## axi_lite_slave
module axi_lite_slave (
    input  logic        aclk,
    input  logic        aresetn,
    input  logic        awvalid,
    output logic        awready,
    input  logic [31:0] awaddr,
    input  logic        wvalid,
    output logic        wready,
    input  logic [31:0] wdata,
    input  logic [3:0]  wstrb,
    output logic        bvalid,
    input  logic        bready,
    output logic [1:0]  bresp,
    input  logic        arvalid,
    output logic        arready,
    input  logic [31:0] araddr,
    output logic        rvalid,
    input  logic        rready,
    output logic [31:0] rdata,
    output logic [1:0]  rresp
);
logic [31:0] registers [16];
wire [31:0] debug_reg0 = registers[0];
wire [31:0] debug_reg1 = registers[1];
wire [31:0] debug_reg2 = registers[2];
wire [31:0] debug_reg3 = registers[3];
wire [31:0] debug_reg4 = registers[4];
wire [31:0] debug_reg5 = registers[5];
typedef enum logic [1:0] {
  ...
Size in the first run: roughly 0.025 mm^2 of cells after synthesis.
make LEC_CHECK=0 CAP_MARGIN=20 CORE_MARGIN=2 CORE_UTILIZATION=72 SETUP_SLACK_MARGIN=-0.13 SLEW_MARGIN=20 finish   # period 1.7 ns
run.sh (not shown) runs the stock make flow with config.mk's settings and CLKGATE_MAP_FILE=.
The starting point completed, yet does not pass: negative setup slack.
Edit:
--- a/flow/config.mk
+++ b/flow/config.mk
@@ -8 +8,2 @@
-export CAP_MARGIN = 20
+export ABC_AREA = 1
+export CAP_MARGIN = 15
@@ -11 +12,4 @@
-export SETUP_SLACK_MARGIN = -0.13
+export CTS_CLUSTER_DIAMETER = 234
+export HOLD_SLACK_MARGIN = -0.1
+export PLACE_DENSITY = 0.64
+export SETUP_SLACK_MARGIN = -0.09
==> flow/constraint.sdc (replaced) <==
create_clock -name core_clock -period 1.37 [get_ports {aclk}]
set_input_delay 0.2740 -clock core_clock [delete_from_list [all_inputs] [get_ports {aclk}]]
set_output_delay 0.2740 -clock core_clock [all_outputs]
set_load 0.01 [all_outputs]
Effect: The new run finished with negative setup slack left; core utilization is lower by 1.1 points; synthesized cell count increases by 62%; die area falls by 1.1%.

v2:
Starting RTL as in the previous note.
export LEC_CHECK = 0
export ABC_AREA = 1
export CAP_MARGIN = 20
export CELL_PAD_IN_SITES_DETAIL_PLACEMENT = 2
export CELL_PAD_IN_SITES_GLOBAL_PLACEMENT = 1
export CORE_MARGIN = 2
export CORE_UTILIZATION = 50
export GPL_TIMING_DRIVEN = 0
export HOLD_SLACK_MARGIN = 0.14
export PLACE_DENSITY_LB_ADDON = 0.19
export SLEW_MARGIN = 20
export TNS_END_PERCENT = 15
create_clock -name core_clock -period 1.42 [get_ports {aclk}]
v2: it failed with a tool error in detailed placement (3_5_place_dp), so there are no final results.
Changes in v13 relative to v2:
# v2
export LEC_CHECK = 0
export ABC_AREA = 1
export CAP_MARGIN = 20
export CELL_PAD_IN_SITES_DETAIL_PLACEMENT = 2
export CELL_PAD_IN_SITES_GLOBAL_PLACEMENT = 1
export CORE_MARGIN = 2
export CORE_UTILIZATION = 50
export GPL_TIMING_DRIVEN = 0
export HOLD_SLACK_MARGIN = 0.14
export PLACE_DENSITY_LB_ADDON = 0.19
export SLEW_MARGIN = 20
export TNS_END_PERCENT = 15
create_clock -name core_clock -period 1.42 [get_ports {aclk}]
# v13
export LEC_CHECK = 0
export ABC_AREA = 1
export CAP_MARGIN = 20
export CORE_MARGIN = 2
export CORE_UTILIZATION = 50
export HOLD_SLACK_MARGIN = 0.05
export PLACE_DENSITY = 0.6
export SLEW_MARGIN = 20
create_clock -name core_clock -period 1.4 [get_ports {aclk}]
- v13 completed end to end; final checks failed (setup timing).
- Reported for v2 and v13, area share of and/or/nand/nor cells after synthesis turned out identical to the last digit.
- As far as share of the core filled by cells before placement goes, v13 and v2 are indistinguishable; the numbers are identical.
- Relative to v2, final RePlAce weighted congestion decreased by 0.061 in v13.
- Looking at v2 and v13, the height of the die is a wash.
- Comparing v13 against v2, there is no change at all in synthesis area per yosys.
- Reported for v2 and v13, number of instances in the synthesized netlist turned out identical to the last digit.
- Synthesized area essentially unchanged between v13 and v2.
--- input diff v13..v9 ---
# v13
export LEC_CHECK = 0
export ABC_AREA = 1
export CAP_MARGIN = 20
export CORE_MARGIN = 2
export CORE_UTILIZATION = 50
export HOLD_SLACK_MARGIN = 0.05
export PLACE_DENSITY = 0.6
export SLEW_MARGIN = 20
create_clock -name core_clock -period 1.4 [get_ports {aclk}]
# v9
export LEC_CHECK = 0
export ABC_AREA = 1
export CAP_MARGIN = 20
export CORE_MARGIN = 2
export CORE_UTILIZATION = 35
export HOLD_SLACK_MARGIN = 0.05
export PLACE_DENSITY = 0.6
export SLEW_MARGIN = 20
create_clock -name core_clock -period 2.47 [get_ports {aclk}]
==> comparison <==
- Going from v13 to v9, global-route wire length before repair shrank by a little under 10%.
- | met2 global-route usage | v9 vs v13 | 18 points lower |
- | power density over the cells | lower: v9 |
- For the pin count of the biggest net entering global routing, v9 came in 26 higher than v13 did.
- On clock power, v13 loses to v9.
- Both conditions hold for v9: the flow ran to the end and the final layout passed the timing, design-rule and antenna checks.
- In v9, total area of multi-input combinational cells is lower than in v13.
- Est. power | v9 vs v13 | v9 lower
- Diff v13 -> v9: design area went down; global-route usage has decreased; clock skew saw a decrease; sequential element share of the synthesized area flat.
For v1, these inputs were changed with respect to v9:
# v9
export LEC_CHECK = 0
export ABC_AREA = 1
export CAP_MARGIN = 20
export CORE_MARGIN = 2
export CORE_UTILIZATION = 35
export HOLD_SLACK_MARGIN = 0.05
export PLACE_DENSITY = 0.6
export SLEW_MARGIN = 20
create_clock -name core_clock -period 2.47 [get_ports {aclk}]
# v1
export LEC_CHECK = 0
export ABC_AREA = 1
export CAP_MARGIN = 20
export CORE_MARGIN = 2
export CORE_UTILIZATION = 72
export CTS_CLUSTER_SIZE = 41
export HOLD_SLACK_MARGIN = 0.26
export PLACE_DENSITY = 0.78
export SETUP_SLACK_MARGIN = -0.13
export SLEW_MARGIN = 20
create_clock -name core_clock -period 1.37 [get_ports {aclk}]
Changes observed in v1 relative to v9: final cell count lower, worst slew slack as a fraction of its limit higher, number of vias in the routed layout higher, register area roughly the same, die area lower. v1 reports a lower number of inserted filler cells in the final layout than v9 does. For the overall track demand over capacity in global routing, v1 came in 25 points higher than v9 did. Taking v9 as the reference, in v1 tightest hold margin moved down, power share of the combinational group moved up, power moved up. v1: flow complete, layout not clean; failing: setup timing.

Setup of build 65:
Starting RTL as in the previous note.
clock: 1.37 ns
lec_check: 0
abc_area: 1
cap_margin: 20
core_margin: 2
core_utilization: 72
cts_cluster_size: 41
hold_slack_margin: 0.3
place_density: 0.78
setup_slack_margin: -0.13
slew_margin: 20
The final report for build 65 shows a completed flow and a layout that fails verification, specifically setup timing.
## Diff of input files: build 84 against build 65
# build 65
export LEC_CHECK = 0
export ABC_AREA = 1
export CAP_MARGIN = 20
export CORE_MARGIN = 2
export CORE_UTILIZATION = 72
export CTS_CLUSTER_SIZE = 41
export HOLD_SLACK_MARGIN = 0.3
export PLACE_DENSITY = 0.78
export SETUP_SLACK_MARGIN = -0.13
export SLEW_MARGIN = 20
create_clock -name core_clock -period 1.37 [get_ports {aclk}]
# build 84
export LEC_CHECK = 0
export ABC_AREA = 1
export CAP_MARGIN = 20
export CORE_MARGIN = 2
export CORE_UTILIZATION = 50
export HOLD_SLACK_MARGIN = 0.05
export PLACE_DENSITY = 0.6
export SLEW_MARGIN = 20
create_clock -name core_clock -period 2.47 [get_ports {aclk}]
==> comparison <==
Build 65 → build 84: logic gate share of total power -3.4 points; data arrival time of the critical path -0.52 ns. Build 84 | status: complete | timing, DRC, antenna: pass. [compare] base=build 65 new=build 84: core utilization down 32 points, total non-filler cell area in the finished layout -5.9%.
What build 40 does differently from build 84 at the input level:
# build 84
export LEC_CHECK = 0
export ABC_AREA = 1
export CAP_MARGIN = 20
export CORE_MARGIN = 2
export CORE_UTILIZATION = 50
export HOLD_SLACK_MARGIN = 0.05
export PLACE_DENSITY = 0.6
export SLEW_MARGIN = 20
create_clock -name core_clock -period 2.47 [get_ports {aclk}]
# build 40
export LEC_CHECK = 0
export ABC_AREA = 0
export CAP_MARGIN = 20
export CORE_MARGIN = 2
export CORE_UTILIZATION = 58
export HOLD_SLACK_MARGIN = 0.05
export PLACE_DENSITY = 0.6
export SLEW_MARGIN = 20
create_clock -name core_clock -period 2.46 [get_ports {aclk}]
Results
- Build 40 did not stop at any stage, and its layout met the timing, design-rule and antenna checks.
- A cell at the slowest stage of the critical path of sky130_fd_sc_hd__nor3_1 is what build 40 shows, while sky130_fd_sc_hd__dfstp_2 belongs to build 84.
- Violation count after the first detailed-route iteration is higher on build 84
- Compared with build 84, in build 40 area share of and-or/or-and cells after synthesis now smaller; part of the power in the clock network now larger.
What build 87 does differently from build 40 at the input level:
# build 40
export LEC_CHECK = 0
export ABC_AREA = 0
export CAP_MARGIN = 20
export CORE_MARGIN = 2
export CORE_UTILIZATION = 58
export HOLD_SLACK_MARGIN = 0.05
export PLACE_DENSITY = 0.6
export SLEW_MARGIN = 20
create_clock -name core_clock -period 2.46 [get_ports {aclk}]
# build 87
export LEC_CHECK = 0
export ABC_AREA = 1
export CAP_MARGIN = 20
export CORE_MARGIN = 2
export CORE_UTILIZATION = 63
export HOLD_SLACK_MARGIN = 0.05
export PLACE_DENSITY = 0.6
export SLEW_MARGIN = 20
create_clock -name core_clock -period 3.31 [get_ports {aclk}]
### Flow results
- Build 87 reached the end of the flow, and the finished layout is clean on the timing, design-rule and antenna checks.
- Compared with build 40, build 87 shows a hold slack that is 0.33 ns lower.
- Build 40 -> build 87: synthesized area divided by synthesized cell count decreased by more than a quarter
- Compared with build 40, build 87 shows a higher combined buffer and inverter count along the critical path.
- Of build 87 and build 40, the higher delay contributed by the slowest stage of the critical path belongs to build 87.
- Build 87 consumes less power than build 40 does.
No activity file was given, so power comes from the tool's default toggle rates.
